<file path="design.v">
module fix_mul(
	output reg overflow, 
	output reg [16-1:0] z, 
	input [16-1:0] a, b 
);
reg sign;
reg [16-1:0] abs_a, abs_b;
reg [2*16-1:0] abs_r_result;
always@(*) begin
	sign = a[16-1] ^ b[16-1];
	abs_a = a[16-1] ? ~a + 1 : a;
	abs_b = b[16-1] ? ~b + 1 : b;
	abs_r_result = abs_a[16-1:0] * abs_b[16-1:0];
	z = sign ? ~abs_r_result[16-1+10:10] + 1 : abs_r_result[16-1+10:10];
	if(abs_r_result[2*16-2:16-1+10] > 0) overflow = 1'b1;
	else overflow = 1'b0;
end
endmodule
module fix_div(
	output reg overflow, 
	output reg [16-1:0] z, 
	input [16-1:0] a, b 
);
reg sign;
reg [2*16-1:0] abs_a;
reg [16-1:0] abs_b;
reg [2*16-1:0] abs_r_result;
always@(*) begin
	sign = a[16-1] ^ b[16-1];
	abs_a[16-1:0] = 0;
	abs_a[16-1+10:10] = a[16-1] ? ~a + 1 : a;
	abs_a[2*16-1:16+10] = 0;
	abs_b = b[16-1] ? ~b + 1 : b;
	abs_r_result = abs_a[2*16-1:0] / {{16{1'b0}},abs_b[16-1:0]};
	z = sign ? ~abs_r_result[16-1:0] + 1 : abs_r_result[16-1:0];
	if(abs_r_result[2*16-2:16] > 0 || abs_b == 0) overflow = 1'b1;
	else overflow = 1'b0;
end
endmodule
module fix_add(
	output reg overflow, 
	output reg [16-1:0] z, 
	input [16-1:0] a, b 
);
reg [16:0] ext_a, ext_b, r_result;
always@(*) begin
	ext_a = {a[16-1],a};
	ext_b = {b[16-1],b};
	r_result = ext_a + ext_b;
	z = r_result[16-1:0];
	if(r_result[16] != r_result[16-1]) overflow = 1'b1;
	else overflow = 1'b0;
end
endmodule
module fix_mac(	 
	output overflow, 
	output [16-1:0] z, 
	input [16-1:0] a, b, c 
);
wire u_fix_mul_overflow;
wire [16-1:0] u_fix_mul_z;
fix_mul u_fix_mul(
	.overflow(u_fix_mul_overflow), 
	.z(u_fix_mul_z), 
	.a(a), .b(b) 
);
wire u_fix_add_overflow;
wire [16-1:0] u_fix_add_z;
fix_add u_fix_add(
	.overflow(u_fix_add_overflow), 
	.z(u_fix_add_z), 
	.a(u_fix_mul_z), .b(c) 
);
assign z = u_fix_add_z;
assign overflow = u_fix_mul_overflow | u_fix_add_overflow;
endmodule
module fix_sdc(	 
	output overflow, 
	output [16-1:0] z, 
	input [16-1:0] a, b, c 
);
wire [16-1:0] minus_b = ~b + 1;
wire u_fix_sub_overflow;
wire [16-1:0] u_fix_sub_z;
fix_add u_fix_sub(
	.overflow(u_fix_sub_overflow), 
	.z(u_fix_sub_z), 
	.a(a), .b(minus_b) 
);
wire u_fix_div_overflow;
wire [16-1:0] u_fix_div_z;
fix_div u_fix_div(
	.overflow(u_fix_div_overflow), 
	.z(u_fix_div_z), 
	.a(u_fix_sub_z), .b(c) 
);
assign z = u_fix_div_z;
assign overflow = u_fix_sub_overflow | u_fix_div_overflow;
endmodule
module fixu(
	output reg ack, 
	output reg overflow, 
	output reg [16-1:0] z, 
	input [16-1:0] a, b, c, 
	input fn, 
	input req, 
	input enable, 
	input rstn, clk 
);
reg [16-1:0] u_fix_mac_a, u_fix_mac_b, u_fix_mac_c;
wire [16-1:0] u_fix_mac_z;
wire u_fix_mac_overflow;
fix_mac u_fix_mac(
	.a(u_fix_mac_a), .b(u_fix_mac_b), .c(u_fix_mac_c), 
	.z(u_fix_mac_z), .overflow(u_fix_mac_overflow) 
);
reg [16-1:0] u_fix_sdc_a, u_fix_sdc_b, u_fix_sdc_c;
wire [16-1:0] u_fix_sdc_z;
wire u_fix_sdc_overflow;
fix_sdc u_fix_sdc(
	.a(u_fix_sdc_a), .b(u_fix_sdc_b), .c(u_fix_sdc_c), 
	.z(u_fix_sdc_z), .overflow(u_fix_sdc_overflow)
);
reg [1:0] req_d;
always@(negedge rstn or posedge clk) begin
	if(!rstn) req_d <= 2'b00;
	else if(enable) begin
		req_d[1] <= req_d[0];
		req_d[0] <= req;
	end
end
wire req_x = ^req_d;
reg [4:0] cnt;
always@(negedge rstn or posedge clk) begin
	if(!rstn) begin
		cnt <= 5'd0;
		ack <= 1'b0;
		z <= 0;
		overflow <= 1'b0;
	end
	else if(enable) begin
		if(cnt == 5'd0) begin
			if(req_x) begin
				case(fn)
					1'd0: begin
						cnt <= 5'd2;
						u_fix_mac_a <= a;
						u_fix_mac_b <= b;
						u_fix_mac_c <= c;
					end
					1'd1: begin
						cnt <= 5'd10;
						u_fix_sdc_a <= a;
						u_fix_sdc_b <= b;
						u_fix_sdc_c <= c;
					end
					default: begin
						u_fix_mac_a <= u_fix_mac_a;
						u_fix_mac_b <= u_fix_mac_b;
						u_fix_mac_c <= u_fix_mac_c;
						u_fix_sdc_a <= u_fix_sdc_a;
						u_fix_sdc_b <= u_fix_sdc_b;
						u_fix_sdc_c <= u_fix_sdc_c;
					end
				endcase
			end
		end
		else begin
			cnt <= cnt - 5'd1;
			if(cnt == 5'd1) begin
				ack <= ~ack;
				case(fn)
					1'd0: begin
						z <= u_fix_mac_z;
						overflow <= u_fix_mac_overflow;
					end
					1'd1: begin
						z <= u_fix_sdc_z;
						overflow <= u_fix_sdc_overflow;
					end
					default: begin
						z <= z;
						overflow <= overflow;
					end
				endcase
			end
		end
	end
end
endmodule
module fix_hpf_table(
	input sel_hpf_0p008, sel_hpf_0p002, sel_hpf_0p00025, 
	output [15:0] hpf_b1, hpf_b2, 
	output [15:0] hpf_a1, hpf_a2
);
assign hpf_b1 = sel_hpf_0p008 ? 16'd732		: sel_hpf_0p002 ? 16'd931	: sel_hpf_0p00025 ? 16'd1011	: 16'd1024;
assign hpf_b2 = sel_hpf_0p008 ? -16'd732	: sel_hpf_0p002 ? -16'd931	: sel_hpf_0p00025 ? -16'd1011	: 16'd1024;
assign hpf_a1 = sel_hpf_0p008 ? -16'd1024	: sel_hpf_0p002 ? -16'd1024	: sel_hpf_0p00025 ? -16'd1024	: 16'd1024;
assign hpf_a2 = sel_hpf_0p008 ? 16'd441		: sel_hpf_0p002 ? 16'd838	: sel_hpf_0p00025 ? 16'd998		: 16'd1024;
endmodule
module fix_lpf_table(
	input sel_lpf_0p1875, sel_lpf_0p325, sel_lpf_0p75, 
	output [15:0] lpf_b1, lpf_b2, lpf_b3, lpf_b4, lpf_b5, lpf_b6, 
	output [15:0] lpf_a1, lpf_a2, lpf_a3, lpf_a4, lpf_a5, lpf_a6
);
assign lpf_b1 = sel_lpf_0p1875 ? 16'd30		: sel_lpf_0p325 ? 16'd54	: sel_lpf_0p75 ? 16'd321	: 16'd1024;
assign lpf_b2 = sel_lpf_0p1875 ? -16'd55	: sel_lpf_0p325 ? -16'd3	: sel_lpf_0p75 ? 16'd1362	: 16'd1024;
assign lpf_b3 = sel_lpf_0p1875 ? 16'd33		: sel_lpf_0p325 ? 16'd56	: sel_lpf_0p75 ? 16'd2518	: 16'd1024;
assign lpf_b4 = sel_lpf_0p1875 ? 16'd33		: sel_lpf_0p325 ? 16'd56	: sel_lpf_0p75 ? 16'd2518	: 16'd1024;
assign lpf_b5 = sel_lpf_0p1875 ? -16'd55	: sel_lpf_0p325 ? -16'd3	: sel_lpf_0p75 ? 16'd1362	: 16'd1024;
assign lpf_b6 = sel_lpf_0p1875 ? 16'd30		: sel_lpf_0p325 ? 16'd54	: sel_lpf_0p75 ? 16'd321	: 16'd1024;
assign lpf_a1 = sel_lpf_0p1875 ? 16'd1024	: sel_lpf_0p325 ? 16'd1024	: sel_lpf_0p75 ? 16'd1024	: 16'd1024;
assign lpf_a2 = sel_lpf_0p1875 ? -16'd3507	: sel_lpf_0p325 ? -16'd2266	: sel_lpf_0p75 ? 16'd2270	: 16'd1024;
assign lpf_a3 = sel_lpf_0p1875 ? 16'd5000	: sel_lpf_0p325 ? 16'd2479	: sel_lpf_0p75 ? 16'd2647	: 16'd1024;
assign lpf_a4 = sel_lpf_0p1875 ? -16'd3656	: sel_lpf_0p325 ? -16'd1413	: sel_lpf_0p75 ? 16'd1729	: 16'd1024;
assign lpf_a5 = sel_lpf_0p1875 ? 16'd1366	: sel_lpf_0p325 ? 16'd444	: sel_lpf_0p75 ? 16'd631	: 16'd1024;
assign lpf_a6 = sel_lpf_0p1875 ? -16'd206	: sel_lpf_0p325 ? -16'd53	: sel_lpf_0p75 ? 16'd100	: 16'd1024;
endmodule
module fix_audio_ns(
	output reg ack, 
	output reg overflow, 
	output reg [16-1:0] tx_data, 
	input [16-1:0] rx_data, 
	input [16+16+16+4-1:0] conf, 
	input req, 
	input enable, 
	input rstn, clk 
);
reg [5:0] cst;
localparam
	st_error = (53^(53>>1)),
	st_done = (52^(52>>1)),
	st_vol = (51^(51>>1)), st_load_vol = (50^(50>>1)),
	st_vol_idle = (49^(49>>1)),
	st_kal_update_eec = (48^(48>>1)), st_kal_update_load_eec = (47^(47>>1)),
	st_kal_update_es = (46^(46>>1)), st_kal_update_load_es = (45^(45>>1)),
	st_kal_update_k = (44^(44>>1)),
	st_kal_update_k_load = (43^(43>>1)), st_kal_update_k_1 = (42^(42>>1)),
	st_kal_idle = (40^(40>>1)),
	st_lpf_y0 = (38^(38>>1)), st_lpf_a1 = (37^(37>>1)), 
	st_lpf_a6 = (36^(36>>1)), st_lpf_load_a6 = (35^(35>>1)), 
	st_lpf_a5 = (34^(34>>1)), st_lpf_load_a5 = (33^(33>>1)), 
	st_lpf_a4 = (32^(32>>1)), st_lpf_load_a4 = (31^(31>>1)), 
	st_lpf_a3 = (30^(30>>1)), st_lpf_load_a3 = (29^(29>>1)), 
	st_lpf_a2 = (28^(28>>1)), st_lpf_load_a2 = (27^(27>>1)), 
	st_lpf_b6 = (26^(26>>1)), st_lpf_load_b6 = (25^(25>>1)), 
	st_lpf_b5 = (24^(24>>1)), st_lpf_load_b5 = (23^(23>>1)), 
	st_lpf_b4 = (22^(22>>1)), st_lpf_load_b4 = (21^(21>>1)), 
	st_lpf_b3 = (20^(20>>1)), st_lpf_load_b3 = (19^(19>>1)), 
	st_lpf_b2 = (18^(18>>1)), st_lpf_load_b2 = (17^(17>>1)), 
	st_lpf_b1 = (16^(16>>1)), st_lpf_load_b1 = (15^(15>>1)), 
	st_lpf_shift = (14^(14>>1)),
	st_hpf_y0 = (13^(13>>1)),
	st_hpf_a1 = (12^(12>>1)), st_hpf_load_a1 = (11^(11>>1)), 
	st_hpf_a2 = (10^(10>>1)), st_hpf_load_a2 = (09^(09>>1)), 
	st_hpf_b2 = (08^(08>>1)), st_hpf_load_b2 = (07^(07>>1)), 
	st_hpf_b1 = (06^(06>>1)), st_hpf_load_b1 = (05^(05>>1)), 
	st_hpf_shift = (04^(04>>1)),
	st_in_vol = (03^(03>>1)), st_load_in_vol = (02^(02>>1)),
	st_in_vol_idle = (01^(01>>1)),
	st_idle = (00^(00>>1));
wire [1:0] sel_hpf = conf[1:0];
wire sel_hpf_0p008 = sel_hpf == 2'b11;
wire sel_hpf_0p002 = sel_hpf == 2'b10;
wire sel_hpf_0p00025 = sel_hpf == 2'b01;
wire disable_hpf = sel_hpf == 2'b00;
wire [15:0] hpf_b1, hpf_b2, hpf_a1, hpf_a2;
fix_hpf_table u_fix_hpf_table(
	sel_hpf_0p008, sel_hpf_0p002, sel_hpf_0p00025, 
	hpf_b1, hpf_b2, 
	hpf_a1, hpf_a2
);
wire [1:0] sel_lpf = conf[3:2];
wire sel_lpf_0p75 = sel_lpf == 2'b01;
wire sel_lpf_0p325 = sel_lpf == 2'b10;
wire sel_lpf_0p1875 = sel_lpf == 2'b11;
wire disable_lpf = sel_lpf == 2'b00;
wire [15:0] lpf_b1, lpf_b2, lpf_b3, lpf_b4, lpf_b5, lpf_b6;
wire [15:0] lpf_a1, lpf_a2, lpf_a3, lpf_a4, lpf_a5, lpf_a6;
fix_lpf_table u_fix_lpf_table(
	sel_lpf_0p1875, sel_lpf_0p325, sel_lpf_0p75, 
	lpf_b1, lpf_b2, lpf_b3, lpf_b4, lpf_b5, lpf_b6, 
	lpf_a1, lpf_a2, lpf_a3, lpf_a4, lpf_a5, lpf_a6
);
wire [16-1:0] kal_pnc = conf[16+4-1:4];
wire disable_kal = kal_pnc == {16{1'b0}};
wire [16-1:0] kal_mnc = 16'd1024;
wire [16-1:0] vol = conf[16+16+4-1:16+4];
wire disable_vol = vol == 16'd1024;
wire [16-1:0] in_vol = conf[16+16+16+4-1:16+16+4];
wire disable_in_vol = in_vol == 16'd1024;
wire u_fixu_ack;
wire u_fixu_overflow;
wire [16-1:0] u_fixu_z;
reg [16-1:0] u_fixu_a, u_fixu_b, u_fixu_c;
reg u_fixu_fn;
reg u_fixu_req;
fixu u_fixu(
	.ack(u_fixu_ack), 
	.overflow(u_fixu_overflow), 
	.z(u_fixu_z), 
	.a(u_fixu_a), .b(u_fixu_b), .c(u_fixu_c), 
	.fn(u_fixu_fn), 
	.req(u_fixu_req), 
	.enable(enable), 
	.rstn(rstn), .clk(clk) 
);
reg [1:0] req_d, u_fixu_ack_d;
always@(negedge rstn or posedge clk) begin
	if(!rstn) begin
		req_d <= 2'b00;
		u_fixu_ack_d <= 2'b00;
	end
	else if(enable) begin
		req_d[1] <= req_d[0];
		req_d[0] <= req;
		u_fixu_ack_d[1] <= u_fixu_ack_d[0];
		u_fixu_ack_d[0] <= u_fixu_ack;
	end
end
wire req_x = ^req_d;
wire u_fixu_ack_x = ^u_fixu_ack_d;
reg [16-1:0] data;
reg [16-1:0] hpf_x0, hpf_x1;
reg [16-1:0] hpf_y0, hpf_y1;
reg [16-1:0] lpf_x0, lpf_x1, lpf_x2, lpf_x3, lpf_x4, lpf_x5;
reg [16-1:0] lpf_y0, lpf_y1, lpf_y2, lpf_y3, lpf_y4, lpf_y5;
reg [15:0] kal_k, kal_es, kal_eec;
wire [15:0] kal_es_nst = kal_es;
wire [15:0] kal_eec_nst = kal_eec + kal_pnc;
always@(negedge rstn or posedge clk) begin
	if(!rstn) begin
		cst <= st_idle;
		data <= 0;
		u_fixu_fn <= 1'b0;
		u_fixu_req <= 1'b0;
		u_fixu_a <= 0;
		u_fixu_b <= 0;
		u_fixu_c <= 0;
		hpf_x0 <= 0; hpf_x1 <= 0;
		hpf_y0 <= 0; hpf_y1 <= 0;
		lpf_x0 <= 0; lpf_x1 <= 0; lpf_x2 <= 0; lpf_x3 <= 0; lpf_x4 <= 0; lpf_x5 <= 0;
		lpf_y0 <= 0; lpf_y1 <= 0; lpf_y2 <= 0; lpf_y3 <= 0; lpf_y4 <= 0; lpf_y5 <= 0;
		kal_k <= 0; kal_es <= 0; kal_eec <= 0;
		overflow <= 1'b0;
		ack <= 1'b0;
	end
	else if(enable) begin
		case(cst)
			st_idle: 
				if(req_x) begin
					cst <= st_in_vol_idle;
					data <= rx_data;
					overflow <= 1'b0;
				end
			st_in_vol_idle: begin
				if(disable_in_vol) cst <= st_hpf_shift;
				else cst <= st_load_in_vol;
			end
			st_load_in_vol: begin
				cst <= st_in_vol;
				u_fixu_fn <= 1'b0;
				u_fixu_req <= ~u_fixu_req;
				u_fixu_a <= data;
				u_fixu_b <= in_vol;
				u_fixu_c <= 0;
			end
			st_in_vol:
				if(u_fixu_ack_x) begin
					if(u_fixu_overflow) cst <= st_error;
					else begin
						cst <= st_hpf_shift;
						data <= u_fixu_z;
					end
				end
			st_hpf_shift: begin
				if(disable_hpf) cst <= st_lpf_shift;
				else cst <= st_hpf_load_b1;
				hpf_x0 <= data; hpf_x1 <= hpf_x0;
				hpf_y1 <= hpf_y0;
			end
			st_hpf_load_b1: begin
				cst <= st_hpf_b1;
				u_fixu_fn <= 1'b0;
				u_fixu_req <= ~u_fixu_req;
				u_fixu_a <= hpf_b1;
				u_fixu_b <= hpf_x0;
				u_fixu_c <= 0;
			end
			st_hpf_b1: 
				if(u_fixu_ack_x) begin
					if(u_fixu_overflow) cst <= st_error;
					else cst <= st_hpf_load_b2;
				end
			st_hpf_load_b2: begin
				cst <= st_hpf_b2;
				u_fixu_fn <= 1'b0;
				u_fixu_req <= ~u_fixu_req;
				u_fixu_a <= hpf_b2;
				u_fixu_b <= hpf_x1;
				u_fixu_c <= u_fixu_z;
			end
			st_hpf_b2: 
				if(u_fixu_ack_x) begin
					if(u_fixu_overflow) cst <= st_error;
					else begin
						cst <= st_hpf_load_a2;
						data <= u_fixu_z;
					end
				end
			st_hpf_load_a2: begin
				cst <= st_hpf_a2;
				u_fixu_fn <= 1'b0;
				u_fixu_req <= ~u_fixu_req;
				u_fixu_a <= hpf_a2;
				u_fixu_b <= hpf_y1;
				u_fixu_c <= 0;
			end
			st_hpf_a2: 
				if(u_fixu_ack_x) begin
					if(u_fixu_overflow) cst <= st_error;
					else cst <= st_hpf_load_a1;
				end
			st_hpf_load_a1: begin
				cst <= st_hpf_y0;
				u_fixu_fn <= 1'b1;
				u_fixu_req <= ~u_fixu_req;
				u_fixu_a <= data;
				u_fixu_b <= u_fixu_z;
				u_fixu_c <= hpf_a1;
			end
			st_hpf_y0: 
				if(u_fixu_ack_x) begin
					if(u_fixu_overflow) cst <= st_error;
					else begin
						cst <= st_lpf_shift;
						hpf_y0 <= u_fixu_z;
						data <= u_fixu_z;
					end
				end
			st_lpf_shift: begin
				if(disable_lpf) cst <= st_kal_idle;
				else cst <= st_lpf_load_b1;
				lpf_x0 <= data;
				lpf_x1 <= lpf_x0; lpf_x2 <= lpf_x1; lpf_x3 <= lpf_x2; lpf_x4 <= lpf_x3; lpf_x5 <= lpf_x4;
				lpf_y1 <= lpf_y0; lpf_y2 <= lpf_y1; lpf_y3 <= lpf_y2; lpf_y4 <= lpf_y3; lpf_y5 <= lpf_y4;
			end
			st_lpf_load_b1: begin
				cst <= st_lpf_b1;
				u_fixu_fn <= 1'b0;
				u_fixu_req <= ~u_fixu_req;
				u_fixu_a <= lpf_b1;
				u_fixu_b <= lpf_x0;
				u_fixu_c <= 0;
			end
			st_lpf_b1: 
				if(u_fixu_ack_x) begin
					if(u_fixu_overflow) cst <= st_error;
					else cst <= st_lpf_load_b2;
				end
			st_lpf_load_b2: begin
				cst <= st_lpf_b2;
				u_fixu_fn <= 1'b0;
				u_fixu_req <= ~u_fixu_req;
				u_fixu_a <= lpf_b2;
				u_fixu_b <= lpf_x1;
				u_fixu_c <= u_fixu_z;
			end
			st_lpf_b2: 
				if(u_fixu_ack_x) begin
					if(u_fixu_overflow) cst <= st_error;
					else cst <= st_lpf_load_b3;
				end
			st_lpf_load_b3: begin
				cst <= st_lpf_b3;
				u_fixu_fn <= 1'b0;
				u_fixu_req <= ~u_fixu_req;
				u_fixu_a <= lpf_b3;
				u_fixu_b <= lpf_x2;
				u_fixu_c <= u_fixu_z;
			end
			st_lpf_b3: 
				if(u_fixu_ack_x) begin
					if(u_fixu_overflow) cst <= st_error;
					else cst <= st_lpf_load_b4;
				end
			st_lpf_load_b4: begin
				cst <= st_lpf_b4;
				u_fixu_fn <= 1'b0;
				u_fixu_req <= ~u_fixu_req;
				u_fixu_a <= lpf_b4;
				u_fixu_b <= lpf_x3;
				u_fixu_c <= u_fixu_z;
			end
			st_lpf_b4: 
				if(u_fixu_ack_x) begin
					if(u_fixu_overflow) cst <= st_error;
					else cst <= st_lpf_load_b5;
				end
			st_lpf_load_b5: begin
				cst <= st_lpf_b5;
				u_fixu_fn <= 1'b0;
				u_fixu_req <= ~u_fixu_req;
				u_fixu_a <= lpf_b5;
				u_fixu_b <= lpf_x4;
				u_fixu_c <= u_fixu_z;
			end
			st_lpf_b5: 
				if(u_fixu_ack_x) begin
					if(u_fixu_overflow) cst <= st_error;
					else cst <= st_lpf_load_b6;
				end
			st_lpf_load_b6: begin
				cst <= st_lpf_b6;
				u_fixu_fn <= 1'b0;
				u_fixu_req <= ~u_fixu_req;
				u_fixu_a <= lpf_b6;
				u_fixu_b <= lpf_x5;
				u_fixu_c <= u_fixu_z;
			end
			st_lpf_b6: 
				if(u_fixu_ack_x) begin
					if(u_fixu_overflow) cst <= st_error;
					else begin
						cst <= st_lpf_load_a2;
						data <= u_fixu_z;
					end
				end
			st_lpf_load_a2: begin
				cst <= st_lpf_a2;
				u_fixu_fn <= 1'b0;
				u_fixu_req <= ~u_fixu_req;
				u_fixu_a <= lpf_a2;
				u_fixu_b <= lpf_y1;
				u_fixu_c <= 0;
			end
			st_lpf_a2: 
				if(u_fixu_ack_x) begin
					if(u_fixu_overflow) cst <= st_error;
					else cst <= st_lpf_load_a3;
				end
			st_lpf_load_a3: begin
				cst <= st_lpf_a3;
				u_fixu_fn <= 1'b0;
				u_fixu_req <= ~u_fixu_req;
				u_fixu_a <= lpf_a3;
				u_fixu_b <= lpf_y2;
				u_fixu_c <= u_fixu_z;
			end
			st_lpf_a3: 
				if(u_fixu_ack_x) begin
					if(u_fixu_overflow) cst <= st_error;
					else cst <= st_lpf_load_a4;
				end
			st_lpf_load_a4: begin
				cst <= st_lpf_a4;
				u_fixu_fn <= 1'b0;
				u_fixu_req <= ~u_fixu_req;
				u_fixu_a <= lpf_a4;
				u_fixu_b <= lpf_y3;
				u_fixu_c <= u_fixu_z;
			end
			st_lpf_a4: 
				if(u_fixu_ack_x) begin
					if(u_fixu_overflow) cst <= st_error;
					else cst <= st_lpf_load_a5;
				end
			st_lpf_load_a5: begin
				cst <= st_lpf_a5;
				u_fixu_fn <= 1'b0;
				u_fixu_req <= ~u_fixu_req;
				u_fixu_a <= lpf_a5;
				u_fixu_b <= lpf_y4;
				u_fixu_c <= u_fixu_z;
			end
			st_lpf_a5: 
				if(u_fixu_ack_x) begin
					if(u_fixu_overflow) cst <= st_error;
					else cst <= st_lpf_load_a6;
				end
			st_lpf_load_a6: begin
				cst <= st_lpf_a6;
				u_fixu_fn <= 1'b0;
				u_fixu_req <= ~u_fixu_req;
				u_fixu_a <= lpf_a6;
				u_fixu_b <= lpf_y5;
				u_fixu_c <= u_fixu_z;
			end
			st_lpf_a6: 
				if(u_fixu_ack_x) begin
					if(u_fixu_overflow) cst <= st_error;
					else cst <= st_lpf_a1;
				end
			st_lpf_a1: begin
				cst <= st_lpf_y0;
				u_fixu_fn <= 1'b1;
				u_fixu_req <= ~u_fixu_req;
				u_fixu_a <= data;
				u_fixu_b <= u_fixu_z;
				u_fixu_c <= lpf_a1;
			end
			st_lpf_y0: 
				if(u_fixu_ack_x) begin
					if(u_fixu_overflow) cst <= st_error;
					else begin
						cst <= st_kal_idle;
						lpf_y0 <= u_fixu_z;
						data <= u_fixu_z;
					end
				end
			st_kal_idle: begin
				if(disable_kal) cst <= st_vol_idle;
				else cst <= st_kal_update_k_1;
			end
			st_kal_update_k_1: begin
				cst <= st_kal_update_k_load;
				kal_k <= kal_eec_nst + kal_mnc;
			end
			st_kal_update_k_load: begin
				cst <= st_kal_update_k;
				u_fixu_fn <= 1'b1;
				u_fixu_req <= ~u_fixu_req;
				u_fixu_a <= kal_eec_nst;
				u_fixu_b <= 0;
				u_fixu_c <= kal_k;
			end
			st_kal_update_k: 
				if(u_fixu_ack_x) begin
					if(u_fixu_overflow) cst <= st_error;
					else begin
						cst <= st_kal_update_load_es;
						kal_k <= u_fixu_z;
					end
				end
			st_kal_update_load_es: begin
				cst <= st_kal_update_es;
				u_fixu_fn <= 1'b0;
				u_fixu_req <= ~u_fixu_req;
				u_fixu_a <= kal_k;
				u_fixu_b <= data + (~kal_es_nst + 1);
				u_fixu_c <= kal_es_nst;
			end
			st_kal_update_es: 
				if(u_fixu_ack_x) begin
					if(u_fixu_overflow) cst <= st_error;
					else begin
						cst <= st_kal_update_load_eec;
						kal_es <= u_fixu_z;
					end
				end
			st_kal_update_load_eec: begin
				cst <= st_kal_update_eec;
				u_fixu_fn <= 1'b0;
				u_fixu_req <= ~u_fixu_req;
				u_fixu_a <= ~kal_k + 1;
				u_fixu_b <= kal_eec_nst;
				u_fixu_c <= kal_eec_nst;
			end
			st_kal_update_eec: 
				if(u_fixu_ack_x) begin
					if(u_fixu_overflow) cst <= st_error;
					else begin
						cst <= st_vol_idle;
						kal_eec <= u_fixu_z;
						data <= kal_es;
					end
				end
			st_vol_idle: begin
				if(disable_vol) cst <= st_done;
				else cst <= st_load_vol;
			end
			st_load_vol: begin
				cst <= st_vol;
				u_fixu_fn <= 1'b0;
				u_fixu_req <= ~u_fixu_req;
				u_fixu_a <= data;
				u_fixu_b <= vol;
				u_fixu_c <= 0;
			end
			st_vol:
				if(u_fixu_ack_x) begin
					if(u_fixu_overflow) cst <= st_error;
					else begin
						cst <= st_done;
						data <= u_fixu_z;
					end
				end
			st_error: begin
				cst <= st_done;
				overflow <= 1'b1;
			end
			st_done: begin
				cst <= st_idle;
				tx_data <= data;
				ack <= ~ack;
			end
			default: cst <= st_idle;
		endcase
	end
end
endmodule
</file>
<file path="run.sh">
#!/bin/bash
# the make line also repeats each setting of config.mk as NAME=value (left out here)
make -C /OpenROAD-flow-scripts/flow DESIGN_CONFIG=/design/flow/config.mk WORK_HOME=/design/flow/orfs CLKGATE_MAP_FILE= finish
</file>
<file path="config.mk">
export PLATFORM = sky130hd
export DESIGN_NAME = fix_audio_ns
export DESIGN_NICKNAME = fix_audio_ns
export VERILOG_FILES = /design/flow/design.v
export SDC_FILE = /design/flow/constraint.sdc
export NUM_CORES = 4
export LEC_CHECK = 0
export CAP_MARGIN = 20
export CORE_MARGIN = 2
export CORE_UTILIZATION = 72
export SLEW_MARGIN = 20
</file>
<file path="constraint.sdc">
create_clock -name core_clock -period 30.3 [get_ports {clk}]
set_input_delay 6.0600 -clock core_clock [delete_from_list [all_inputs] [get_ports {clk}]]
set_output_delay 6.0600 -clock core_clock [all_outputs]
set_load 0.01 [all_outputs]
</file>
==> results of run 1 <==
-- metrics by stage --
stage | setup WS [ns] | std cells | hold slack [ns] | cell area (µm²)
2_1_floorplan | -48.97 | 7240 | 0.437 | 62300
3_3_place_gp | -44.39 | 9982 | 0.455 | 76800
3_5_place_dp | -48.43 | 9982 | 0.468 | 76800
==> ci_impl_report.md, run 1 <==
### Flow metrics

| Metric | Value |
|---|---|
| Distinct lib cells used | 129 |
| GPL Wtd Cong | 1.22 |
| First error | [ERROR DPL-0033] detailed placement checks failed during check placement. |
| Most frequent cell after synthesis | nand2_1 |
| YS chip area | 60800 µm² |
| Post-synth ARST share | 78.4% |
| Synth Area in Simple Gates | 18.7% |
| Count of input and output buffers | 89 |
| Complex Gates by Area | 22.9% |
| Die ar. | 86800 µm² |
| Synth Seq Share | 22.3% |
| Yosys Warn Count | 5 |
| Fp_density | 72.7% |
| Commonest cells post-synth | nand2_1, nor2_1, ha_1 |
| Core Area | 83700 µm² |
| Dominant cell type by area after synthesis | dfrtp_1 |
| MUX share of area | 7.26% |
| Synthesized area | 60800 µm² |
| XOR Share, Synth | 6.54% |
| Status | stopped before the end |
| Die width | 295 µm |
| Adder Area Share | 18.1% |
| Top area cell types | dfrtp_1, ha_1, mux2_2 |
| Fail Step | clock tree synthesis |
| Post-synth top area share | 16.8% |
| Dominant register cell | dfrtp_1 |
| Registers, synthesis | 519 |
| Top comb family, area | AND-OR/OR-AND gates |
| Die Ht | 295 µm |
| Post-synth EDFFs | 112 |
| Row cnt | 106 |
| Syn Area/Cell | 8.40 µm² |
| # Cells Yosys | 7236 |
| Io pins | 90 |
| Mapped Cells | 7236 |
| DP HPWL | 189 mm |
==> inputs of run 2 (changes only) <==
- CAP_MARGIN: 20 -> 35
- CELL_PAD_IN_SITES_DETAIL_PLACEMENT: not set -> 1
- CELL_PAD_IN_SITES_GLOBAL_PLACEMENT: not set -> 2
- CORE_MARGIN: 2 -> 10
- CORE_UTILIZATION: 72 -> 66
- GPL_ROUTABILITY_DRIVEN: not set -> 0
- MAX_ROUTING_LAYER: not set -> met5
- PLACE_DENSITY_LB_ADDON: not set -> 0.03
- SLEW_MARGIN: 20 -> 25
- clock period: 30.3 -> 67.7 ns (I/O delays scaled with it)
==> run 2 against run 1 <==
Against the previous run:
- the flow stops in global placement without I/O
- synthesized area did not move
- die area grew 21%
- synthesized cell count unchanged
==> ci_impl_report.md, run 2 <==
### Flow metrics

| Metric | Value |
|---|---|
| Top comb family, area | AND-OR/OR-AND gates |
| Fail Step | global placement without I/O |
| Dominant register cell | dfrtp_1 |
| Top area cell types | dfrtp_1, ha_1, mux2_2 |
| MUX share of area | 7.26% (unchanged) |
| Post-synth EDFFs | 112 (unchanged) |
| # Cells Yosys | 7236 (unchanged) |
| Fp_density | 66.4% (-6.2 points) |
| Syn Area/Cell | 8.40 µm² (unchanged) |
| XOR Share, Synth | 6.54% (unchanged) |
| Dominant cell type by area after synthesis | dfrtp_1 |
| Synthesized area | 60800 µm² (unchanged) |
| Post-synth ARST share | 78.4% (unchanged) |
| Synth Seq Share | 22.3% (unchanged) |
| Adder Area Share | 18.1% (unchanged) |
| Registers, synthesis | 519 (unchanged) |
| Die width | 324 µm (+9.8%) |
| Die ar. | 105000 µm² (+21%) |
| First error | [ERROR FLW-0024] Place density exceeds 1.0 (current PLACE_DENSITY_LB_ADDON =  0.03). Please check if the value of  PLACE_DENSITY_LB_ADDON is between 0 and 0.99. |
| Status | stopped before the end |
| Post-synth top area share | 16.8% (unchanged) |
| Row cnt | 111 (+4.7%) |
| YS chip area | 60800 µm² (unchanged) |
| Most frequent cell after synthesis | nand2_1 |
| Core Area | 91500 µm² (+9.4%) |
| Synth Area in Simple Gates | 18.7% (unchanged) |
| Distinct lib cells used | 129 (unchanged) |
| Yosys Warn Count | 5 (unchanged) |
| Commonest cells post-synth | nand2_1, nor2_1, ha_1 |
| Die Ht | 324 µm (+9.8%) |
| Mapped Cells | 7236 (unchanged) |
| Complex Gates by Area | 22.9% (unchanged) |
==> inputs of run 3 (changes only) <==
- ABC_AREA: not set -> 1
- CAP_MARGIN: 35 -> 20
- CELL_PAD_IN_SITES_DETAIL_PLACEMENT: 1 -> not set
- CELL_PAD_IN_SITES_GLOBAL_PLACEMENT: 2 -> not set
- CORE_MARGIN: 10 -> 2
- CORE_UTILIZATION: 66 -> 65
- CTS_CLUSTER_DIAMETER: not set -> 354
- CTS_CLUSTER_SIZE: not set -> 18
- GPL_ROUTABILITY_DRIVEN: 0 -> not set
- GPL_TIMING_DRIVEN: not set -> 1
- MAX_ROUTING_LAYER: met5 -> met4
- PLACE_DENSITY_LB_ADDON: 0.03 -> not set
- SETUP_SLACK_MARGIN: not set -> 5.0
- SLEW_MARGIN: 25 -> 10
- TNS_END_PERCENT: not set -> 90
- clock period: 67.7 -> 68.6 ns (I/O delays scaled with it)
==> run 3 against run 2 <==
Against the previous run:
- the flow stops in global routing
- synthesized cell count up 20%
- die area down 6.9%
- synthesized area up 1.5%
==> ci_impl_report.md, run 3 <==
### Flow metrics

| Metric | Value |
|---|---|
| Status | stopped before the end |
| Fail Step | global routing |
| First error | [ERROR GRT-0232] Routing congestion too high. Check the congestion heatmap in the GUI. |
| Dpl cell area | 71300 µm² |
| Htree depth | 2 |
| Complex Gates by Area | 15.5% (-7.4 points) |
| Die Ht | 312 µm (-3.5%) |
| Syn Area/Cell | 7.09 µm² (-16%) |
| Post-synth ARST share | 78.4% (unchanged) |
| Die ar. | 97500 µm² (-6.9%) |
| Most frequent cell after synthesis | nand2_1 |
| Die width | 312 µm (-3.5%) |
| Total grt overflow | 1460 |
| Core Area | 94600 µm² (+3.3%) |
| Row cnt | 113 (+1.8%) |
| YS chip area | 61700 µm² (+1.5%) |
| Synth Seq Share | 21.9% (-0.34 points) |
| Pre-CTS setup slack | -3.41 ns |
| Post-synth EDFFs | 112 (unchanged) |
| MUX share of area | 0.0345% (-7.2 points) |
| Synthesized area | 61700 µm² (+1.5%) |
| DP HPWL | 174 mm |
| Commonest cells post-synth | nand2_1, inv_1, o21ai_0 |
| Io pins | 90 |
| CTS Buf Count | 34 |
| Count of input and output buffers | 89 |
| Clock Sinks | 519 |
| Synth Area in Simple Gates | 27.9% (+9.2 points) |
| Top comb family, area | simple AND/OR/NAND/NOR gates |
| Mapped Cells | 8713 (+20%) |
| GPL Wtd Cong | 1.05 |
| XOR Share, Synth | 5.83% (-0.71 points) |
| Root Buffer | clkbuf_16 |
| Registers, synthesis | 519 (unchanged) |
| Adder Area Share | 17.8% (-0.31 points) |
| Dominant register cell | dfrtp_1 |
| Post-synth top area share | 16.5% (-0.25 points) |
| Dominant cell type by area after synthesis | dfrtp_1 |
| Distinct lib cells used | 96 (-26%) |
| Gr usage total | 85.7% |
| Yosys Warn Count | 5 (unchanged) |
| Buffer depth of the longest clock path | 3 |
| Post-CTS Hold Buffers | 0 |
| Top area cell types | dfrtp_1, nand2_1, ha_1 |
| # Cells Yosys | 8713 (+20%) |
| Fp_density | 65.3% (-1.2 points) |
[run 3: timing repair]
item                                    in CTS
endpoints found under the setup margin      16
cloned                                       9
pin swaps                                  216
resized                                    242
setup buffers                              524
[run 3: stage by stage]
stage	util [%]	TNS, ns	hold slack (ns)	instances
4_1_cts	81.5	0	0.477	11400
3_3_place_gp	75.3	0	0.454	10800
2_1_floorplan	-	-73.11	0.442	8717
3_5_place_dp	75.4	-48.49	0.459	10800
[run 3: layer usage]
metal,track usage [%],overflow
met1,85.0,142
met2,98.8,847
met3,70.9,85
met4,83.4,386
met5,-,-
==> inputs of run 4 (changes only) <==
- CAP_MARGIN: 20 -> 0
- CORE_UTILIZATION: 65 -> 40
- CTS_CLUSTER_DIAMETER: 354 -> 378
- CTS_CLUSTER_SIZE: 18 -> 21
- GPL_TIMING_DRIVEN: 1 -> not set
- MAX_ROUTING_LAYER: met4 -> not set
- SETUP_SLACK_MARGIN: 5.0 -> not set
- SLEW_MARGIN: 10 -> 20
- TNS_END_PERCENT: 90 -> not set
- clock period: 68.6 -> 90.0 ns (I/O delays scaled with it)
==> run 4 against run 3 <==
Against the previous run:
- the run now finishes clean
- die area increased by 62%
- synthesized area is the same
- synthesized cell count unchanged
==> ci_impl_report.md, run 4 <==
## PnR job results

| Metric | Value |
|---|---|
| Status | timing/DRC/antenna clean |
| Pre-CTS setup slack | -1.48 ns (+1.93 ns) |
| Yosys Warn Count | 5 (unchanged) |
| Worst Setup End Kind | flop |
| Hold Crit Start | lpf_y3[3]$_DFFE_PN0P_ |
| Log Warnings | 41 |
| YS chip area | 61700 µm² (unchanged) |
| Number of global-route vias before repair | 55700 |
| Fp_density | 40.2% (-25 points) |
| Top area cell types | dfrtp_1, nand2_1, ha_1 |
| Commonest cells post-synth | nand2_1, inv_1, o21ai_0 |
| Max_slew headroom | 8.18% |
| Post-CTS Hold Buffers | 0 (unchanged) |
| Slowest cell delay on critical path | 0.48 ns |
| Hold endpoint | lpf_y4[3]$_DFFE_PN0P_ |
| Setup Viol. Count Final | 0 |
| Reg2Reg Setup Slack | 8.11 ns |
| Crit path arrival time | 82.43 ns |
| Top comb family, area | simple AND/OR/NAND/NOR gates |
| Mapped Cells | 8713 (unchanged) |
| Registers, synthesis | 519 (unchanged) |
| Crit Path Category | reg2reg |
| Worst Setup SP | u_fixu.u_fix_sdc_b[0]$_DFFE_PP_ |
| Gr usage total | 26.8% |
| Count of input and output buffers | 89 (unchanged) |
| DRT Pass-1 Iters | 6 |
| Worst R2R Start | u_fixu.u_fix_sdc_b[0]$_DFFE_PP_ |
| Critical Path Sink | u_fixu.z[6]$_DFFE_PN0P_ |
| Setup slack after layout | 8.11 ns |
| Vias | 59100 |
| DP HPWL | 168 mm (-3.3%) |
| Slew @ Worst Pin | 1.36 ns |
| Io pins | 90 (unchanged) |
| Final core utilization | 43.4% |
| Syn Area/Cell | 7.09 µm² (unchanged) |
| MUX share of area | 0.0345% (unchanged) |
| Drt first-iter violations | 5565 |
| Dominant register cell | dfrtp_1 |
| CTS Buf Count | 28 (-18%) |
| Die width | 397 µm (+27%) |
| Slowest-stage cell, CP | o21ai_0 |
| Most frequent cell after synthesis | nand2_1 |
| Cell repeated most along the worst path | nand2_1 |
| F_max | 12.2 MHz |
| Die ar. | 157000 µm² (+62%) |
| First-pass GRT wire length | 331 mm |
| Detailed-route wire length per cell | 19.9 µm |
| Reported max-cap violation count | 0 |
| DRT Wirelength | 216 mm |
| R2r worst-path depth | 584 |
| Final #Nets | 9603 |
| Synthesized area | 61700 µm² (unchanged) |
| Buffers & Inverters on Critical Path | 97 |
| Synth Seq Share | 21.9% (unchanged) |
| Maximum fanout along the worst path | 28 |
| Total grt overflow | 0 |
| Worst Skew | 0.0915 ns |
| Max-slew violations | 0 |
| Area grow syn2layout | 8.04% |
| Distinct lib cells used | 96 (unchanged) |
| Complex Gates by Area | 15.5% (unchanged) |
| Vias per cell | 5.46 |
| CP startpoint kind | flop |
| Buffer depth of the longest clock path | 3 (unchanged) |
| Final Critical Period | 81.89 ns |
| Htree depth | 1 (-1) |
| Row cnt | 144 (+27%) |
| CP top delay family | AND-OR/OR-AND gates |
| CTS tree | done |
| Die Ht | 397 µm (+27%) |
| Core Area | 154000 µm² (+62%) |
| Hold Path Cell Cnt | 2 |
| Pin count of the biggest net entering global routing | 173 |
| Worst-path clk slew | 0.11 ns |
| GPL Wtd Cong | 0.993 (-5.5%) |
| # Cells Yosys | 8713 (unchanged) |
| End of the worst register-to-register path | u_fixu.z[6]$_DFFE_PN0P_ |
| Dominant cell type by area after synthesis | dfrtp_1 |
| Synth Area in Simple Gates | 27.9% (unchanged) |
| Root Buffer | clkbuf_16 |
| Final hold violations | 0 |
| Post-synth ARST share | 78.4% (unchanged) |
| XOR Share, Synth | 5.83% (unchanged) |
| Levels on crit path | 584 |
| Post-synth EDFFs | 112 (unchanged) |
| Post-synth top area share | 16.5% (unchanged) |
| Worst Path Required | 90.55 ns |
| Hold Crit Class | reg2reg |
| Clock Sinks | 519 (unchanged) |
| Residual DRC | 0 |
| Final antenna-violating net count | 0 |
| Adder Area Share | 17.8% (unchanged) |
| Initial antenna violation count | 2 |
| Clk latency of the worst-skew pair | 0.67 ns |
| Final worst-path cycle share | 91.0% |
[run 4: area by class of cell]
type                       instances  area (µm²)
timing repair inverter             7        47.5
antenna                            2        5.00
clock inverter                     2        38.8
fill                           15900       87000
inverter                        1423        5500
sequential                       519       13500
clock buffer                      38         738
multi-input combinational       6537       42100
timing repair buffer             255        2180
tap                             2044        2560
[run 4: what timing repair did]
action	4_1_cts	5_1_grt
setup buffers	0	54
resized	11	146
setup endpoints to repair	16	16
cloned	0	14
pin swaps	0	22
[run 4: stage by stage]
step / instance area [µm²] / setup TNS [ns] / std cells / hold slack [ns]
finish: 66700 / 0 / 10800 / 0.455
global route: 66700 / -1.15 / 10800 / 0.493
CTS: 65700 / 0 / 10800 / 0.460
detailed placement: 64800 / -10.06 / 10700 / 0.459
global placement: 64800 / 0 / 10700 / 0.453
floorplan: 61700 / 0 / 8717 / 0.442
[run 4: metal layers]
metal,part of all wire [%],GRT usage [%],wire (µm),vias to the layer above
li1,-,-,-,28600
met1,46,38.8,98300,28100
met2,43,41.2,93300,2089
met3,7.2,2.89,15500,351
met4,4.0,9.00,8720,2
met5,0.0060,0,13,-
==> inputs of run 5 (changes only) <==
- ABC_AREA: 1 -> not set
- CAP_MARGIN: 0 -> 10
- CELL_PAD_IN_SITES_DETAIL_PLACEMENT: not set -> 1
- CORE_ASPECT_RATIO: not set -> 1.96
- CORE_MARGIN: 2 -> 4
- CTS_CLUSTER_DIAMETER: 378 -> 24
- CTS_CLUSTER_SIZE: 21 -> not set
- GPL_ROUTABILITY_DRIVEN: not set -> 1
- HOLD_SLACK_MARGIN: not set -> -0.07
- MAX_ROUTING_LAYER: not set -> met5
- MIN_ROUTING_LAYER: not set -> met1
- PLACE_DENSITY_LB_ADDON: not set -> 0.08
- SETUP_SLACK_MARGIN: not set -> 5.0
- TNS_END_PERCENT: not set -> 90
==> run 5 against run 4 <==
Against the previous run:
- still clean
- first-iteration DRC count shrank 40%
- final cell count shrank 10%
- core utilization grew 4.8 points
- via count grew 3.2%
- synthesized area shrank 1.5%
- register-to-register slack gained 0.48 ns
- clock-buffer cell count grew 65
- global-route usage grew 7.7 points
- non-clock buffer count grew 295
- sequential cell count is the same
- worst setup slack gained 0.48 ns
==> ci_impl_report.md, run 5 <==
## PnR job results

| Metric | Value |
|---|---|
| Reported max-cap violation count | 0 (unchanged) |
| End of the worst register-to-register path | u_fixu.z[8]$_DFFE_PN0P_ |
| Die ar. | 159000 µm² (+0.74%) |
| Yosys Warn Count | 5 (unchanged) |
| Top area cell types | dfrtp_1, ha_1, mux2_2 |
| Fp_density | 40.2% (about the same) |
| Slowest-stage cell, CP | or4b_4 |
| Hold Path Cell Cnt | 1 (-1) |
| Worst Skew | 0.0422 ns (-0.0493 ns) |
| Post-synth EDFFs | 112 (unchanged) |
| Synth Seq Share | 22.3% (+0.34 points) |
| Pin count of the biggest net entering global routing | 83 (-52%) |
| Synthesized area | 60800 µm² (-1.5%) |
| Log Warnings | 38 (-7.3%) |
| Residual DRC | 0 (unchanged) |
| GPL Wtd Cong | 0.995 (+0.17%) |
| Htree depth | 3 (+2) |
| Max_slew headroom | 21.0% (+13 points) |
| Area grow syn2layout | 20.0% |
| Slowest cell delay on critical path | 0.61 ns (+0.13 ns) |
| Complex Gates by Area | 22.9% (+7.4 points) |
| # Cells Yosys | 7236 (-17%) |
| Row cnt | 200 (+39%) |
| Commonest cells post-synth | nand2_1, nor2_1, ha_1 |
| DP HPWL | 218 mm (+30%) |
| Die width | 286 µm (-28%) |
| Final hold violations | 0 (unchanged) |
| Mapped Cells | 7236 (-17%) |
| Dpl cell area | 65600 µm² (+1.2%) |
| Io pins | 90 (unchanged) |
| Setup Viol. Count Final | 0 (unchanged) |
| Buffers & Inverters on Critical Path | 24 (-75%) |
| Clk latency of the worst-skew pair | 0.69 ns (+0.02 ns) |
| Total grt overflow | 0 (unchanged) |
| Worst R2R Start | u_fixu.u_fix_sdc_c[0]$_DFFE_PP_ |
| Post-synth ARST share | 78.4% (unchanged) |
| Dominant cell type by area after synthesis | dfrtp_1 |
| Cell repeated most along the worst path | o21ai_1 |
| Fill count | 17600 (+11%) |
| First-pass GRT wire length | 413 mm (+25%) |
| Pre-CTS setup slack | -3.33 ns (-1.85 ns) |
| R2r worst-path depth | 439 (-25%) |
| Crit Path Category | reg2reg |
| Critical Path Sink | u_fixu.z[8]$_DFFE_PN0P_ |
| Setup slack after layout | 8.60 ns (+0.483 ns) |
| Most frequent cell after synthesis | nand2_1 |
| Core Area | 151000 µm² (-1.5%) |
| Top comb family, area | AND-OR/OR-AND gates |
| Final Critical Period | 81.40 ns (-0.483 ns) |
| CTS tree | done |
| Finished Cell Area | 72900 µm² (+9.4%) |
| CP startpoint kind | flop |
| Dominant register cell | dfrtp_1 |
| Hold Crit Class | reg2reg |
| RSZ-0062 raised after global routing | false |
| Worst Path Required | 90.60 ns (+0.05 ns) |
| Adder Area Share | 18.1% (+0.31 points) |
| XOR Share, Synth | 6.54% (+0.71 points) |
| Hold endpoint | u_fixu.ack$_DFFE_PN0P_ |
| Post-synth top area share | 16.8% (+0.25 points) |
| F_max | 12.3 MHz (+0.59%) |
| Distinct lib cells used | 129 (+34%) |
| Count of input and output buffers | 89 (unchanged) |
| Maximum fanout along the worst path | 15 (-46%) |
| Final worst-path cycle share | 90.4% (-0.54 points) |
| Levels on crit path | 439 (-25%) |
| Antenna Cells | 0 (-2) |
| Sum of negative setup slack | 0 ns (unchanged) |
| Final antenna-violating net count | 0 (unchanged) |
| Gr usage total | 34.4% (+7.7 points) |
| MUX share of area | 7.26% (+7.2 points) |
| Vias per cell | 6.29 (+15%) |
| Status | timing/DRC/antenna clean |
| CTS Buf Count | 90 (+220%) |
| Worst Setup SP | u_fixu.u_fix_sdc_c[0]$_DFFE_PP_ |
| CP top delay family | AND-OR/OR-AND gates |
| Hold Crit Start | u_fixu.ack$_DFFE_PN0P_ |
| Buffer depth of the longest clock path | 3 (unchanged) |
| Die Ht | 554 µm (+40%) |
| Vias | 61000 (+3.2%) |
| Clock Sinks | 519 (unchanged) |
| Drt first-iter violations | 3345 (-40%) |
| DRT Wirelength | 283 mm (+31%) |
| Reg2Reg Setup Slack | 8.60 ns (+0.48 ns) |
| Registers, synthesis | 519 (unchanged) |
| Crit path arrival time | 82.00 ns (-0.43 ns) |
| DRT Pass-1 Iters | 8 (+2) |
| Worst-path clk slew | 0.05 ns (-0.06 ns) |
| Worst Setup End Kind | flop |
| Initial antenna violation count | 8 (+6) |
| Root Buffer | clkbuf_16 |
| Detailed-route wire length per cell | 29.2 µm (+47%) |
| Slew @ Worst Pin | 1.18 ns (-0.184 ns) |
| Synth Area in Simple Gates | 18.7% (-9.2 points) |
| YS chip area | 60800 µm² (-1.5%) |
| Final #Nets | 8430 (-12%) |
| Max-slew violations | 0 (unchanged) |
| Syn Area/Cell | 8.40 µm² (+19%) |
| Number of global-route vias before repair | 65700 (+18%) |
## run 5: area by class of cell
cell class	count	area [µm²]	area share, %
clock buffer	103	2360	3.24
clock inverter	67	788	1.08
inverter	391	1470	2.01
multi-input combinational	6046	47600	65.2
sequential	519	13500	18.6
tap	2020	2530	3.47
timing repair buffer	550	4670	6.40
## run 5: per-layer routing
layer | vias up | routed length, µm | share of wire, % | track usage, %
li1 | 27200 | - | - | -
met1 | 30800 | 91300 | 32 | 31.7
met2 | 1855 | 149000 | 53 | 64.4
met3 | 1117 | 11200 | 4.0 | 5.22
met4 | 6 | 31700 | 11 | 30.7
met5 | - | 34 | 0.012 | 0
## run 5: timing repair
item	in CTS	in global routing
pin swaps	64	183
gates resized	211	328
endpoints found under the hold margin	0	0
cloned	4	2
hold buffers	0	0
buffers inserted	66	138
setup endpoints to repair	16	16
## run 5: metrics by stage
stage | hold slack [ns] | std cells | utilization [%]
4_1_cts | 0.471 | 9548 | 46.4
5_1_grt | 0.493 | 9696 | 48.2
2_1_floorplan | 0.437 | 7240 | -
3_5_place_dp | 0.462 | 9308 | 43.3
3_3_place_gp | 0.462 | 9308 | 43.3
6_report | 0.465 | 9696 | 48.2
==> inputs of run 6 (changes only) <==
- ABC_AREA: not set -> 1
- CAP_MARGIN: 10 -> 20
- CELL_PAD_IN_SITES_DETAIL_PLACEMENT: 1 -> not set
- CORE_ASPECT_RATIO: 1.96 -> 0.5
- CORE_MARGIN: 4 -> 2
- CORE_UTILIZATION: 40 -> 72
- CTS_CLUSTER_DIAMETER: 24 -> 400
- CTS_CLUSTER_SIZE: not set -> 100
- GPL_ROUTABILITY_DRIVEN: 1 -> not set
- HOLD_SLACK_MARGIN: -0.07 -> 0.29
- MAX_ROUTING_LAYER: met5 -> not set
- MIN_ROUTING_LAYER: met1 -> not set
- PLACE_DENSITY: not set -> 0.4
- PLACE_DENSITY_LB_ADDON: 0.08 -> not set
- SETUP_SLACK_MARGIN: 5.0 -> not set
- TNS_END_PERCENT: 90 -> not set
- clock period: 90.0 -> 16.8 ns (I/O delays scaled with it)
==> run 6 against run 5 <==
Against the previous run:
- the flow now stops in clock tree synthesis
- synthesized cell count up 20%
- die area shrank 44%
- synthesized area up 1.5%
==> ci_impl_report.md, run 6 <==
### Flow metrics

| Metric | Value |
|---|---|
| Syn Area/Cell | 7.09 µm² (-16%) |
| Die ar. | 88200 µm² (-44%) |
| Adder Area Share | 17.8% (-0.31 points) |
| Row cnt | 75 (-63%) |
| GPL Wtd Cong | 1.19 (+20%) |
| Die width | 418 µm (+46%) |
| Synthesized area | 61700 µm² (+1.5%) |
| Core Area | 84400 µm² (-44%) |
| YS chip area | 61700 µm² (+1.5%) |
| Top comb family, area | simple AND/OR/NAND/NOR gates |
| Io pins | 90 (unchanged) |
| Post-synth EDFFs | 112 (unchanged) |
| Synth Area in Simple Gates | 27.9% (+9.2 points) |
| Count of input and output buffers | 89 (unchanged) |
| MUX share of area | 0.0345% (-7.2 points) |
| Die Ht | 211 µm (-62%) |
| Most frequent cell after synthesis | nand2_1 |
| Fp_density | 73.2% (+33 points) |
| Distinct lib cells used | 96 (-26%) |
| DP HPWL | 186 mm (-15%) |
| Commonest cells post-synth | nand2_1, inv_1, o21ai_0 |
| First error | [ERROR DPL-0038] Utilization greater than 100%, impossible to legalize |
| Dominant cell type by area after synthesis | dfrtp_1 |
| Synth Seq Share | 21.9% (-0.34 points) |
| Post-synth top area share | 16.5% (-0.25 points) |
| Fail Step | clock tree synthesis |
| Post-synth ARST share | 78.4% (unchanged) |
| Dominant register cell | dfrtp_1 |
| Complex Gates by Area | 15.5% (-7.4 points) |
| # Cells Yosys | 8713 (+20%) |
| Status | stopped before the end |
| Top area cell types | dfrtp_1, nand2_1, ha_1 |
| Yosys Warn Count | 5 (unchanged) |
| XOR Share, Synth | 5.83% (-0.71 points) |
| Registers, synthesis | 519 (unchanged) |
| Mapped Cells | 8713 (+20%) |
==> run 6: through the flow <==
step | instance area [µm²] | hold WS, ns | std cells | worst slack, ns
floorplan | 63000 | 0.442 | 8717 | -56.87
detailed placement | 77100 | 0.462 | 11400 | -56.90
global placement | 77100 | 0.454 | 11400 | -51.03
==> inputs of run 7 (changes only) <==
- CORE_ASPECT_RATIO: 0.5 -> not set
- CORE_UTILIZATION: 72 -> 65
- CTS_CLUSTER_DIAMETER: 400 -> 268
- GPL_TIMING_DRIVEN: not set -> 1
- HOLD_SLACK_MARGIN: 0.29 -> not set
- MAX_ROUTING_LAYER: not set -> met4
- PLACE_DENSITY: 0.4 -> not set
- SETUP_SLACK_MARGIN: not set -> 5.0
- SLEW_MARGIN: 20 -> 35
- TNS_END_PERCENT: not set -> 90
- clock period: 16.8 -> 71.7 ns (I/O delays scaled with it)
==> run 7 against run 6 <==
Against the previous run:
- the flow stops in global routing
- die area increased by 10%
- synthesized cell count unchanged
- synthesized area unchanged
==> ci_impl_report.md, run 7 <==
### Flow metrics

| Metric | Value |
|---|---|
| Most frequent cell after synthesis | nand2_1 |
| Die width | 312 µm (-25%) |
| Registers, synthesis | 519 (unchanged) |
| Die ar. | 97500 µm² (+10%) |
| First error | [ERROR GRT-0232] Routing congestion too high. Check the congestion heatmap in the GUI. |
| # Cells Yosys | 8713 (unchanged) |
| Htree depth | 1 |
| Total grt overflow | 16 |
| Gr usage total | 65.3% |
| Commonest cells post-synth | nand2_1, inv_1, o21ai_0 |
| XOR Share, Synth | 5.83% (unchanged) |
| GPL Wtd Cong | 1.04 (-13%) |
| Count of input and output buffers | 89 (unchanged) |
| Fail Step | global routing |
| CTS Buf Count | 9 |
| Fp_density | 65.3% (-7.9 points) |
| DP HPWL | 169 mm (-9.3%) |
| Post-synth ARST share | 78.4% (unchanged) |
| Die Ht | 312 µm (+48%) |
| Post-synth EDFFs | 112 (unchanged) |
| Mapped Cells | 8713 (unchanged) |
| Core Area | 94600 µm² (+12%) |
| Pre-CTS setup slack | -2.87 ns (+54.03 ns) |
| Root Buffer | clkbuf_16 |
| Complex Gates by Area | 15.5% (unchanged) |
| Dominant cell type by area after synthesis | dfrtp_1 |
| Buffer depth of the longest clock path | 3 |
| Clock Sinks | 519 |
| Post-CTS Hold Buffers | 0 |
| Synth Seq Share | 21.9% (unchanged) |
| Status | stopped before the end |
| Adder Area Share | 17.8% (unchanged) |
| Post-synth top area share | 16.5% (unchanged) |
| Synth Area in Simple Gates | 27.9% (unchanged) |
| YS chip area | 61700 µm² (unchanged) |
| Row cnt | 113 (+51%) |
| Synthesized area | 61700 µm² (unchanged) |
| Yosys Warn Count | 5 (unchanged) |
| Dominant register cell | dfrtp_1 |
| Syn Area/Cell | 7.09 µm² (unchanged) |
| Distinct lib cells used | 96 (unchanged) |
| Top area cell types | dfrtp_1, nand2_1, ha_1 |
| Io pins | 90 (unchanged) |
| MUX share of area | 0.0345% (unchanged) |
| Top comb family, area | simple AND/OR/NAND/NOR gates |
run 7: repair_timing:
action / CTS
gates cloned: 17
pin swaps: 270
buffers inserted: 396
setup endpoints to repair: 16
resized: 299
run 7: routing by layer:
layer	GRT overflow	GRT usage [%]
met1	1	71.5
met3	1	39.2
met2	6	83.8
met4	8	52.2
met5	-	-
run 7: per-stage QoR:
step                      std cells  area (µm²)
after detailed placement      10300       67400
after global placement        10300       67400
after floorplan                8717       63000
after CTS                     10700       72000
==> inputs of run 8 (changes only) <==
- ABC_AREA: 1 -> not set
- CAP_MARGIN: 20 -> 15
- CORE_UTILIZATION: 65 -> 40
- CTS_CLUSTER_DIAMETER: 268 -> not set
- CTS_CLUSTER_SIZE: 100 -> not set
- GPL_TIMING_DRIVEN: 1 -> not set
- MAX_ROUTING_LAYER: met4 -> not set
- SETUP_SLACK_MARGIN: 5.0 -> not set
- SLEW_MARGIN: 35 -> 5
- TNS_END_PERCENT: 90 -> not set
- clock period: 71.7 -> 90.0 ns (I/O delays scaled with it)
==> run 8 against run 7 <==
Against the previous run:
- the run now finishes clean
- synthesized area shrank 1.5%
- die area up 59%
- synthesized cell count decreased by 17%
==> ci_impl_report.md, run 8 <==
## PnR job results

| Metric | Value |
|---|---|
| End of the worst register-to-register path | u_fixu.z[12]$_DFFE_PN0P_ |
| Row cnt | 143 (+27%) |
| Worst Setup SP | u_fixu.u_fix_sdc_c[0]$_DFFE_PP_ |
| Initial antenna violation count | 3 |
| Mapped Cells | 7236 (-17%) |
| Final hold violations | 0 |
| Reported max-cap violation count | 0 |
| Drt first-iter violations | 5264 |
| Synth Seq Share | 22.3% (+0.34 points) |
| Detailed-route wire length per cell | 22.9 µm |
| Worst R2R Start | u_fixu.u_fix_sdc_c[0]$_DFFE_PP_ |
| Slew @ Worst Pin | 1.12 ns |
| CP top delay family | AND-OR/OR-AND gates |
| Commonest cells post-synth | nand2_1, nor2_1, ha_1 |
| Worst Path Required | 90.50 ns |
| Io pins | 90 (unchanged) |
| Htree depth | 2 (+1) |
| Worst-path clk slew | 0.06 ns |
| Buffer depth of the longest clock path | 3 (unchanged) |
| Final Critical Period | 84.22 ns |
| Hold endpoint | ack$_DFFE_PN0P_ |
| Hold Crit Class | reg2reg |
| CTS Buf Count | 54 (+45) |
| WL met3 | 14.1 mm |
| Top area cell types | dfrtp_1, ha_1, mux2_2 |
| Sum of negative setup slack | 0 ns |
| Adder Area Share | 18.1% (+0.31 points) |
| Slowest-stage cell, CP | or4_1 |
| Vias | 57400 |
| MUX share of area | 7.26% (+7.2 points) |
| Detailed route wirelength on metal2 | 98.3 mm |
| Synth Area in Simple Gates | 18.7% (-9.2 points) |
| Complex Gates by Area | 22.9% (+7.4 points) |
| Dominant register cell | dfrtp_1 |
| Final antenna-violating net count | 0 |
| Log Warnings | 38 |
| Area grow syn2layout | 12.8% |
| Levels on crit path | 437 |
| Fp_density | 40.2% (-25 points) |
| CTS tree | done |
| Cell repeated most along the worst path | a21o_1 |
| Die Ht | 394 µm (+26%) |
| XOR Share, Synth | 6.54% (+0.71 points) |
| CP startpoint kind | flop |
| Post-synth ARST share | 78.4% (unchanged) |
| DRT Wirelength | 217 mm |
| Hold Crit Start | ack$_DFFE_PN0P_ |
| Crit Path Category | reg2reg |
| Registers, synthesis | 519 (unchanged) |
| Final core utilization | 45.3% |
| Distinct lib cells used | 129 (+34%) |
| Highest Signal Layer | met5 |
| DRT Pass-1 Iters | 6 |
| Setup Viol. Count Final | 0 |
| Vias per cell | 6.05 |
| Status | timing/DRC/antenna clean |
| Total grt overflow | 0 |
| Synthesized area | 60800 µm² (-1.5%) |
| Maximum fanout along the worst path | 24 |
| Clk latency of the worst-skew pair | 0.63 ns |
| Buffers & Inverters on Critical Path | 27 |
| Most frequent cell after synthesis | nand2_1 |
| Slowest cell delay on critical path | 0.58 ns |
| Pin count of the biggest net entering global routing | 83 |
| Hold Path Cell Cnt | 1 |
| # Cells Yosys | 7236 (-17%) |
| R2r worst-path depth | 437 |
| Antenna Cells | 0 |
| Critical Path Sink | u_fixu.z[12]$_DFFE_PN0P_ |
| Crit path arrival time | 84.71 ns |
| F_max | 11.9 MHz |
| Post-synth top area share | 16.8% (+0.25 points) |
| DP HPWL | 166 mm (-1.5%) |
| Residual DRC | 0 |
| Gr usage total | 26.9% |
| Final #Nets | 8237 |
| Post-CTS Hold Buffers | 0 (unchanged) |
| Die width | 394 µm (+26%) |
| GPL Wtd Cong | 0.956 (-8.4%) |
| Max-slew violations | 0 |
| Dominant cell type by area after synthesis | dfrtp_1 |
| Worst Skew | 0.0397 ns |
| Core Area | 151000 µm² (+60%) |
| Clock Sinks | 519 (unchanged) |
| Syn Area/Cell | 8.40 µm² (+19%) |
| Worst Setup End Kind | flop |
| Yosys Warn Count | 5 (unchanged) |
| Count of input and output buffers | 89 (unchanged) |
| Die ar. | 155000 µm² (+59%) |
| YS chip area | 60800 µm² (-1.5%) |
| Number of global-route vias before repair | 55500 |
| Reg2Reg Setup Slack | 5.78 ns |
| Max_slew headroom | 24.7% |
| Top comb family, area | AND-OR/OR-AND gates |
| Final worst-path cycle share | 93.6% |
| Post-synth EDFFs | 112 (unchanged) |
| First-pass GRT wire length | 332 mm |
| Root Buffer | clkbuf_16 |
| Met1 WL | 97.5 mm |
-- run 8: timing repair --
| item | in CTS | in global routing |
|---|---|---|
| resized | 6 | 192 |
| pin swaps | 1 | 52 |
| setup endpoints to repair | 11 | 16 |
| endpoints found under the hold margin | 0 | 0 |
| buffers inserted | 3 | 54 |
| gates cloned | 0 | 5 |
-- run 8: routing by layer --
layer	global-route usage, %	up-vias
met3	3.30	383
met1	37.6	28100
met5	0	-
met2	43.3	2035
met4	8.34	4
li1	-	26800
-- run 8: through the flow --
step	worst slack, ns	cell area (µm²)	hold WS (ns)	cells
floorplan	0.00951	60900	0.437	7240
global placement	0.775	65300	0.455	9315
detailed placement	-0.568	65300	0.458	9315
CTS	0.000199	67300	0.469	9420
global route	-0.366	68600	0.497	9481
finish	5.78	68600	0.470	9481
-- run 8: final cells by class --
type | count | area [µm²]
fill | 15000 | 82800
multi-input combinational | 6046 | 45800
sequential | 519 | 13500
timing repair buffer | 393 | 3300
tap | 2030 | 2540
clock buffer | 79 | 1620
inverter | 391 | 1470
clock inverter | 23 | 282
